==> juniper: inputs <==
## RegisterFile32Bits
module RegisterFile32Bits(DataIn,DataA,DataB,RdAddress1,RdAddress2,WrtAddress,clk,Reset,Wenable);
==> flow/config.mk <==
export PLATFORM = sky130hd
export DESIGN_NAME = RegisterFile32Bits
export DESIGN_NICKNAME = RegisterFile32Bits
export VERILOG_FILES = /design/flow/design.v
export SDC_FILE = /design/flow/constraint.sdc
export NUM_CORES = 4
export LEC_CHECK = 0
export CAP_MARGIN = 20
export CORE_MARGIN = 2
export CORE_UTILIZATION = 72
export CTS_CLUSTER_DIAMETER = 354
export CTS_CLUSTER_SIZE = 22
export HOLD_SLACK_MARGIN = 0.29
export MAX_ROUTING_LAYER = met4
export SETUP_SLACK_MARGIN = -0.29
export SLEW_MARGIN = 20
==> flow/constraint.sdc <==
create_clock -name core_clock -period 3.81 [get_ports {clk}]
set_input_delay 0.7620 -clock core_clock [delete_from_list [all_inputs] [get_ports {clk}]]
set_output_delay 0.7620 -clock core_clock [all_outputs]
set_load 0.01 [all_outputs]
run.sh (not shown) runs the stock make flow with config.mk's settings and CLKGATE_MAP_FILE=.
==> sierra (differences from juniper) <==
- CORE_UTILIZATION: 72 -> 69
- CTS_CLUSTER_DIAMETER: 354 -> default
- CTS_CLUSTER_SIZE: 22 -> 32
- HOLD_SLACK_MARGIN: 0.29 -> default
- MAX_ROUTING_LAYER: met4 -> default
- SETUP_SLACK_MARGIN: -0.29 -> 1.1
==> flow/constraint.sdc (replaced) <==
create_clock -name core_clock -period 3.78 [get_ports {clk}]
set_input_delay 0.7560 -clock core_clock [delete_from_list [all_inputs] [get_ports {clk}]]
set_output_delay 0.7560 -clock core_clock [all_outputs]
set_load 0.01 [all_outputs]
==> comparison table <==
	sierra	juniper
Instance area after placement	61,000 um2	60,800 um2
Hold buffers post-CTS	0	0
Worst setup slack before clock tree synthesis	-0.752 ns	-0.768 ns
CORE AREA	77,600 um2	74,400 um2
Row count	102	100
Total CTS buffers	104	52
CTS HTree Levels	3	2
Cell type with the largest total area	dfrtp_1	dfrtp_1
Leading cell type by number of instances after synthesis	nand3_1	nand3_1
Setup fix buffers added after clock tree synthesis	131	27
Run status	stopped before the end	complete, but fails checks
Failing step	global routing	-
Violated checks	-	negative setup slack
Async S/R FF share, synth	1.00	1.00
Placed insts	6,282	6,194
Cell area after synthesis	54,100 um2	54,100 um2
Final weighted congestion in routability-driven placement	1.04	1.08
Die x size	284 um	278 um
Total of cells resized after clock tree synthesis	663	134
Fp util	0.698	0.727
Half-perimeter wire length after detailed placement	149 mm	148 mm
Die Size	80,700 um2	77,400 um2
Die outline height	284 um	278 um


==> build 90 <==
Starting RTL as in the previous note.
make LEC_CHECK=0 ABC_AREA=1 CAP_MARGIN=25 CORE_MARGIN=2 CORE_UTILIZATION=50 CTS_CLUSTER_DIAMETER=120 CTS_CLUSTER_SIZE=39 GPL_ROUTABILITY_DRIVEN=0 GPL_TIMING_DRIVEN=0 HOLD_SLACK_MARGIN=0.01 MAX_ROUTING_LAYER=met5 MIN_ROUTING_LAYER=met2 PLACE_DENSITY_LB_ADDON=0.17 SLEW_MARGIN=20 TNS_END_PERCENT=95 finish   # period 9.78 ns
==> trial 84: changes against build 90 <==
Settings changed: ABC_AREA 1 to default, CAP_MARGIN 25 to 20, CORE_UTILIZATION 50 to 71, CTS_CLUSTER_DIAMETER 120 to 354, CTS_CLUSTER_SIZE 39 to 22, GPL_ROUTABILITY_DRIVEN 0 to default, GPL_TIMING_DRIVEN 0 to default, HOLD_SLACK_MARGIN 0.01 to 0.29, MAX_ROUTING_LAYER met5 to default, MIN_ROUTING_LAYER met2 to default, PLACE_DENSITY_LB_ADDON 0.17 to default, SETUP_SLACK_MARGIN from default to -0.29, TNS_END_PERCENT 95 to default.
==> flow/constraint.sdc (replaced) <==
create_clock -name core_clock -period 3.81 [get_ports {clk}]
set_input_delay 0.7620 -clock core_clock [delete_from_list [all_inputs] [get_ports {clk}]]
set_output_delay 0.7620 -clock core_clock [all_outputs]
set_load 0.01 [all_outputs]
==> comparison <==
Build 90 stopped in global routing (GRT-0116). Trial 84 finished with setup timing left. In trial 84 the die size is smaller than in build 90, by 32%. Synthesized area: trial 84 is lower than build 90 (about 4%). Of trial 84 and build 90, build 90 has the higher synthesized cell count (gap 35%, measured against build 90).
==> figures <==
	build 90	trial 84
Result of the run	stopped before the end	failed layout checks
Last stage reached	global routing	-
Violated checks	-	setup timing
Worst slack, placed	1450 ps	-855 ps
Number of rows in the core area	123	101
Die area	115000 um2	78500 um2
Distinct cell type count of the synthesized netlist	20	62
# Cells Yosys	7977	5157
Die Span Y	340 um	280 um
Post-Syn Area	56300 um2	54100 um2
Number of gates resized after cts	0	144
Leading cell type by number of instances after synthesis	sky130_fd_sc_hd__nand2_1	sky130_fd_sc_hd__nand3_1
Simple share	39.1%	20.7%
Share of the yosys chip area belonging to registers	45.5%	47.3%
Share of synthesized cell area in and-or and or-and compound cells	9.40%	5.76%
CTS buffer count	36	52
Horizontal extent of the die	340 um	280 um
Core region area	112000 um2	75700 um2
Share of synthesized area spent on multiplexers	0%	21.8%
Mapped Cells	7977	5157


==> quartz: inputs <==
==> flow/design.v <==
module Fiveto32Decoder(Select, Wenable, Load_Out);
input [4:0] Select;
input Wenable;
output reg [31:0] Load_Out;
always@(*)
if (Wenable == 1)
case(Select)
5'h0 : Load_Out = 32'h00000001;
5'h1 : Load_Out = 32'h00000002;
5'h2 : Load_Out = 32'h00000004;
5'h3 : Load_Out = 32'h00000008;
5'h4 : Load_Out = 32'h00000010;
5'h5 : Load_Out = 32'h00000020;
5'h6 : Load_Out = 32'h00000040;
5'h7 : Load_Out = 32'h00000080;
5'h8 : Load_Out = 32'h00000100;
5'h9 : Load_Out = 32'h00000200;
5'hA : Load_Out = 32'h00000400;
5'hB : Load_Out = 32'h00000800;
5'hC : Load_Out = 32'h000001000;
5'hD : Load_Out = 32'h000002000;
5'hE : Load_Out = 32'h000004000;
5'hF : Load_Out = 32'h000008000;
5'h10 : Load_Out = 32'h00010000;
5'h11 : Load_Out = 32'h00020000;
5'h12 : Load_Out = 32'h00040000;
5'h13 : Load_Out = 32'h00080000;
5'h14 : Load_Out = 32'h00100000;
5'h15 : Load_Out = 32'h00200000;
5'h16 : Load_Out = 32'h00400000;
5'h17 : Load_Out = 32'h00800000;
5'h18 : Load_Out = 32'h01000000;
5'h19 : Load_Out = 32'h02000000;
5'h1A : Load_Out = 32'h04000000;
5'h1B : Load_Out = 32'h08000000;
5'h1C : Load_Out = 32'h10000000;
5'h1D : Load_Out = 32'h20000000;
5'h1E : Load_Out = 32'h40000000;
5'h1F : Load_Out = 32'h80000000;
default: Load_Out = 32'h00000000;
endcase
else
Load_Out <= 0;
endmodule
module Register32bit (Din, Dout, Load, Reset, clk);
input [31:0] Din;
output reg [31:0] Dout;
input Load, Reset, clk;
always@(posedge clk or posedge Reset) begin
if (Reset == 1)
Dout = 0;
else if (Load == 1)
Dout <= Din;
else
Dout <= Dout;
end
endmodule
module Mux32to1 (Reg0,Reg1,Reg2,Reg3,Reg4,Reg5,Reg6,Reg7,Reg8,Reg9,Reg10,Reg11,Reg12,Reg13,Reg14,Reg15,Reg16,Reg17,Reg18,Reg19,Reg20,Reg21,Reg22,Reg23,Reg24,Reg25,Reg26,Reg27,Reg28,Reg29,Reg30,Reg31, Select, Regout);
input [31:0]Reg0, Reg1,Reg2,Reg3,Reg4,Reg5,Reg6,Reg7,Reg8,Reg9,Reg10,Reg11,Reg12,Reg13,Reg14,Reg15,Reg16;
input [31:0]Reg17,Reg18,Reg19,Reg20,Reg21,Reg22,Reg23,Reg24,Reg25,Reg26,Reg27,Reg28,Reg29,Reg30,Reg31;
input [4:0]Select;
output reg [31:0] Regout;
always@(*)
case(Select)
5'h0: Regout <= Reg0;
5'h1: Regout <= Reg1;
5'h2: Regout <= Reg2;
5'h3: Regout <= Reg3;
5'h4: Regout <= Reg4;
5'h5: Regout <= Reg5;
5'h6: Regout <= Reg6;
5'h7: Regout <= Reg7;
5'h8: Regout <= Reg8;
5'h9: Regout <= Reg9;
5'hA: Regout <= Reg10;
5'hB: Regout <= Reg11;
5'hC: Regout <= Reg12;
5'hD: Regout <= Reg13;
5'hE: Regout <= Reg14;
5'hF: Regout <= Reg15;
5'h10: Regout <= Reg16;
5'h11: Regout <= Reg17;
5'h12: Regout <= Reg18;
5'h13: Regout <= Reg19;
5'h14: Regout <= Reg20;
5'h15: Regout <= Reg21;
5'h16: Regout <= Reg22;
5'h17: Regout <= Reg23;
5'h18: Regout <= Reg24;
5'h19: Regout <= Reg25;
5'h1A: Regout <= Reg26;
5'h1B: Regout <= Reg27;
5'h1C: Regout <= Reg28;
5'h1D: Regout <= Reg29;
5'h1E: Regout <= Reg30;
5'h1F: Regout <= Reg31;
default Regout <= 32'b0;
endcase
endmodule
module RegisterFile32Bits(DataIn,DataA,DataB,RdAddress1,RdAddress2,WrtAddress,clk,Reset,Wenable);
input[31:0]DataIn;
input clk,Reset,Wenable;
input [4:0]RdAddress1,RdAddress2,WrtAddress;
output [31:0]DataA,DataB;
wire [31:0] Load;
wire [31:0] Dout0;
wire [31:0] Dout1;
wire [31:0] Dout2;
wire [31:0] Dout3;
wire [31:0] Dout4;
wire [31:0] Dout5;
wire [31:0] Dout6;
wire [31:0] Dout7;
wire [31:0] Dout8;
wire [31:0] Dout9;
wire [31:0] Dout10;
wire [31:0] Dout11;
wire [31:0] Dout12;
wire [31:0] Dout13;
wire [31:0] Dout14;
wire [31:0] Dout15;
wire [31:0] Dout16;
wire [31:0] Dout17;
wire [31:0] Dout18;
wire [31:0] Dout19;
wire [31:0] Dout20;
wire [31:0] Dout21;
wire [31:0] Dout22;
wire [31:0] Dout23;
wire [31:0] Dout24;
wire [31:0] Dout25;
wire [31:0] Dout26;
wire [31:0] Dout27;
wire [31:0] Dout28;
wire [31:0] Dout29;
wire [31:0] Dout30;
wire [31:0] Dout31;
Fiveto32Decoder u00 (WrtAddress,Wenable,Load);
Register32bit uu0 (DataIn, Dout0, Load[0], Reset, clk);
Register32bit uu1 (DataIn, Dout1, Load[1], Reset, clk);
Register32bit uu2 (DataIn, Dout2, Load[2], Reset, clk);
Register32bit uu3 (DataIn, Dout3, Load[3], Reset, clk);
Register32bit uu4 (DataIn, Dout4, Load[4], Reset, clk);
Register32bit uu5 (DataIn, Dout5, Load[5], Reset, clk);
Register32bit uu6 (DataIn, Dout6, Load[6], Reset, clk);
Register32bit uu7 (DataIn, Dout7, Load[7], Reset, clk);
Register32bit uu8 (DataIn, Dout8, Load[8], Reset, clk);
Register32bit uu9 (DataIn, Dout9, Load[9], Reset, clk);
Register32bit uu10 (DataIn, Dout10, Load[10], Reset, clk);
Register32bit uu11 (DataIn, Dout11, Load[11], Reset, clk);
Register32bit uu12 (DataIn, Dout12, Load[12], Reset, clk);
Register32bit uu13 (DataIn, Dout13, Load[13], Reset, clk);
Register32bit uu14 (DataIn, Dout14, Load[14], Reset, clk);
Register32bit uu15 (DataIn, Dout15, Load[15], Reset, clk);
Register32bit uu16 (DataIn, Dout16, Load[16], Reset, clk);
Register32bit uu17 (DataIn, Dout17, Load[17], Reset, clk);
Register32bit uu18 (DataIn, Dout18, Load[18], Reset, clk);
Register32bit uu19 (DataIn, Dout19, Load[19], Reset, clk);
Register32bit uu20 (DataIn, Dout20, Load[20], Reset, clk);
Register32bit uu21 (DataIn, Dout21, Load[21], Reset, clk);
Register32bit uu22 (DataIn, Dout22, Load[22], Reset, clk);
Register32bit uu23 (DataIn, Dout23, Load[23], Reset, clk);
Register32bit uu24 (DataIn, Dout24, Load[24], Reset, clk);
Register32bit uu25 (DataIn, Dout25, Load[25], Reset, clk);
Register32bit uu26 (DataIn, Dout26, Load[26], Reset, clk);
Register32bit uu27 (DataIn, Dout27, Load[27], Reset, clk);
Register32bit uu28 (DataIn, Dout28, Load[28], Reset, clk);
Register32bit uu29 (DataIn, Dout29, Load[29], Reset, clk);
Register32bit uu30 (DataIn, Dout30, Load[30], Reset, clk);
Register32bit uu31 (DataIn, Dout31, Load[31], Reset, clk);
Mux32to1 um1(Dout0,Dout1,Dout2,Dout3,Dout4,Dout5,Dout6,Dout7,Dout8,Dout9,Dout10,Dout11,Dout12,Dout13,Dout14,Dout15,Dout16,Dout17,Dout18,Dout19,Dout20,Dout21,Dout22,Dout23,Dout24,Dout25,Dout26,Dout27,Dout28,Dout29,Dout30,Dout31,RdAddress1, DataA);
Mux32to1 um2(Dout0,Dout1,Dout2,Dout3,Dout4,Dout5,Dout6,Dout7,Dout8,Dout9,Dout10,Dout11,Dout12,Dout13,Dout14,Dout15,Dout16,Dout17,Dout18,Dout19,Dout20,Dout21,Dout22,Dout23,Dout24,Dout25,Dout26,Dout27,Dout28,Dout29,Dout30,Dout31,RdAddress2, DataB);
endmodule 
==> flow/run.sh <==
#!/bin/bash
# the make line also repeats each setting of config.mk as NAME=value (left out here)
make -C /OpenROAD-flow-scripts/flow DESIGN_CONFIG=/design/flow/config.mk WORK_HOME=/design/flow/orfs CLKGATE_MAP_FILE= finish
==> flow/config.mk <==
export PLATFORM = sky130hd
export DESIGN_NAME = RegisterFile32Bits
export DESIGN_NICKNAME = RegisterFile32Bits
export VERILOG_FILES = /design/flow/design.v
export SDC_FILE = /design/flow/constraint.sdc
export NUM_CORES = 4
export LEC_CHECK = 0
export CAP_MARGIN = 20
export CORE_MARGIN = 2
export CORE_UTILIZATION = 72
export CTS_CLUSTER_DIAMETER = 354
export CTS_CLUSTER_SIZE = 22
export HOLD_SLACK_MARGIN = 0.29
export SETUP_SLACK_MARGIN = -0.29
export SLEW_MARGIN = 20
==> flow/constraint.sdc <==
create_clock -name core_clock -period 3.81 [get_ports {clk}]
set_input_delay 0.7620 -clock core_clock [delete_from_list [all_inputs] [get_ports {clk}]]
set_output_delay 0.7620 -clock core_clock [all_outputs]
set_load 0.01 [all_outputs]
==> garnet: changes against quartz <==
ABC_AREA = 0   (was default)
CAP_MARGIN = 15   (was 20)
CELL_PAD_IN_SITES_GLOBAL_PLACEMENT = 0   (was default)
CORE_ASPECT_RATIO = 0.77   (was default)
CORE_UTILIZATION = 71   (was 72)
CTS_CLUSTER_DIAMETER = default   (was 354)
CTS_CLUSTER_SIZE = 63   (was 22)
HOLD_SLACK_MARGIN = default   (was 0.29)
MAX_ROUTING_LAYER = met5   (was default)
SETUP_SLACK_MARGIN = 1.02   (was -0.29)
==> flow/constraint.sdc (replaced) <==
create_clock -name core_clock -period 3.86 [get_ports {clk}]
set_input_delay 0.7720 -clock core_clock [delete_from_list [all_inputs] [get_ports {clk}]]
set_output_delay 0.7720 -clock core_clock [all_outputs]
set_load 0.01 [all_outputs]
==> qor summary <==
item                                                  garnet                      quartz
Run status                            stopped before the end  complete, but fails checks
Last stage reached                                   5_1_grt                           -
Layout check failures                                      -                setup timing
Dpl cell area                                     0.0610 mm2                  0.0611 mm2
# placed instances                                      6216                        6221
Area of the placeable core                        0.0752 mm2                  0.0744 mm2
Horizontal extent of the die                          319 um                      278 um
Post CTS Setup Buffer Count                              170                          17
Pre-CTS setup slack                                  -908 ps                    -1020 ps
Initial Utilization                                    72.0%                       72.7%
Post-CTS sizing                                          617                         124
Number of buffers created by CTS                          95                          52
Number of levels in the clock H-tree                       3                           2
Number of core rows                                       88                         100
Detail Placement HPWL                              148000 um                   148000 um
Final RePlAce weighted congestion                       1.08                        1.06
